Setup of run 1:
==> flow/design.v (excerpt) <==
module MODULE_STATIC_PROCESS (
    input clk,
    input rst,
    input [3:0] state_info,
    input [11:0] read_from_aux,
    input [11:0] read_from_ram,
    output reg [11:0] write2aux,
    output reg [11:0] write2ram,
    output reg [9:0] write2aux_addr,
    output reg [9:0] read_from_aux_addr,
    output reg [18:0] write2ram_addr,
    output reg[18:0] read_from_ram_addr,
    output reg ena_write_ram,
    output done
);
Size in the first run: about 5,800 cells after synthesis, ~110 I/O pins, about 36,000 um2 of cells after synthesis.
clock: 29.0 ns
lec_check: 0
abc_area: 1
cap_margin: 25
cell_pad_in_sites_detail_placement: 1
core_aspect_ratio: 0.86
core_margin: 2
core_utilization: 40
cts_cluster_size: 83
min_routing_layer: met1
place_density_lb_addon: 0.12
setup_slack_margin: 5.0
slew_margin: 20
tns_end_percent: 75
run.sh (not shown) runs the stock make flow with config.mk's settings and CLKGATE_MAP_FILE=.
diff inputs: run 1 => run 2
- a deleted SETUP_SLACK_MARGIN that had been 5.0
- a deleted PLACE_DENSITY_LB_ADDON that had been 0.12
- a deleted TNS_END_PERCENT that had been 75
- a change of CAP_MARGIN from 25 to 20
- a deleted MIN_ROUTING_LAYER that had been met1
- a deleted ABC_AREA that had been 1
- a deleted CORE_ASPECT_RATIO that had been 0.86
- an added PLACE_DENSITY of 0.6
- a deleted CELL_PAD_IN_SITES_DETAIL_PLACEMENT that had been 1
- a deleted CTS_CLUSTER_SIZE that had been 83
- a change of the clock period (ns, I/O delays scaled along) from 29.0 to 28.4
## What came out
Comparing run 1 and run 2, the higher critical path depth was measured on run 1. Going from run 1 to run 2, number of buffer and inverter stages on the critical path now sits lower; number of DRC markers in iteration 0 now sits higher; cell depth of the worst flop-to-flop path now sits lower; post-route worst setup slack now sits lower.
What run 3 does differently from run 2 at the input level:
- CORE_UTILIZATION: 40 -> 37
Findings:
- Between run 2 and run 3, the difference in arrival time of data at the critical path endpoint is negligible.
- Between run 3 and run 2, the number of vias after detailed routing figures differ only marginally.
- Changes observed in run 3 relative to run 2: count of inserted antenna diode cells decreased by 1 relative to the old numbers, sequential share of layout area closely matched the old numbers, routed wire length went up by about 1.5%.
--- input diff run 3..run 4 ---
- CORE_UTILIZATION: 37 -> 66
- HOLD_SLACK_MARGIN: unset -> -0.09
- ABC_AREA: unset -> 1
- CTS_CLUSTER_DIAMETER: unset -> 293
- the clock period (ns, I/O delays scaled along): 28.4 -> 23.5
[summary]
Final checks on run 4, whose flow otherwise completed, came back failing, citing negative setup slack. Run 3 | status: complete | timing, DRC, antenna: pass. Going from run 3 to run 4, area fraction in mux cells moved down, number of standard cells reported by yosys up 12%, global-route usage now larger, summed instance area of the synthesized netlist fell 2.3%. Re maximum number of pins on one net before global-route repair: no difference whatsoever between run 4 and run 3. Area of all placed cells without fillers for run 4: about 1.2% up relative to run 3. Run 4 vs run 3, sequential share of layout area went down by 0.22 points. Going from run 3 to run 4, sequential cell area in the final layout held; multi-input combinational cell count held; count of clock-buffer cells in the layout went down about 10%; wire length of the first global-routing pass went down about 6.6%.
Setup changes, run 4 to run 5
- ABC_AREA: 1 -> unset
- CORE_UTILIZATION: 66 -> 72
- HOLD_SLACK_MARGIN: -0.09 -> unset
- CTS_CLUSTER_DIAMETER: 293 -> unset
- CAP_MARGIN: 20 -> 0
- the clock period (ns, I/O delays scaled along): 23.5 -> 12.1
[summary]
Seen in the log of run 5: DPL-0033 during clock tree synthesis, after which the run never completed. Of run 4 and run 5, run 5 shows the higher summed standard-cell area reported by yosys, with run 4 below it. Looking only at share of the core filled by cells before placement, and setting everything else aside, the higher value of run 4 and run 5 goes to run 5. Area share of and/or/nand/nor cells after synthesis down 6.8 points in run 5 wrt run 4. On gate count after technology mapping, the lower figure sits with run 5, not run 4. In run 5 relative to run 4, count of distinct cell types in the synthesized netlist had gone up by more than half. Between run 4 and run 5, the difference in post-synthesis share of cell area spent on full adders, half adders and majority gates is negligible. Of the two candidates, run 4 has the better area after synthesis and run 5 the worse one.
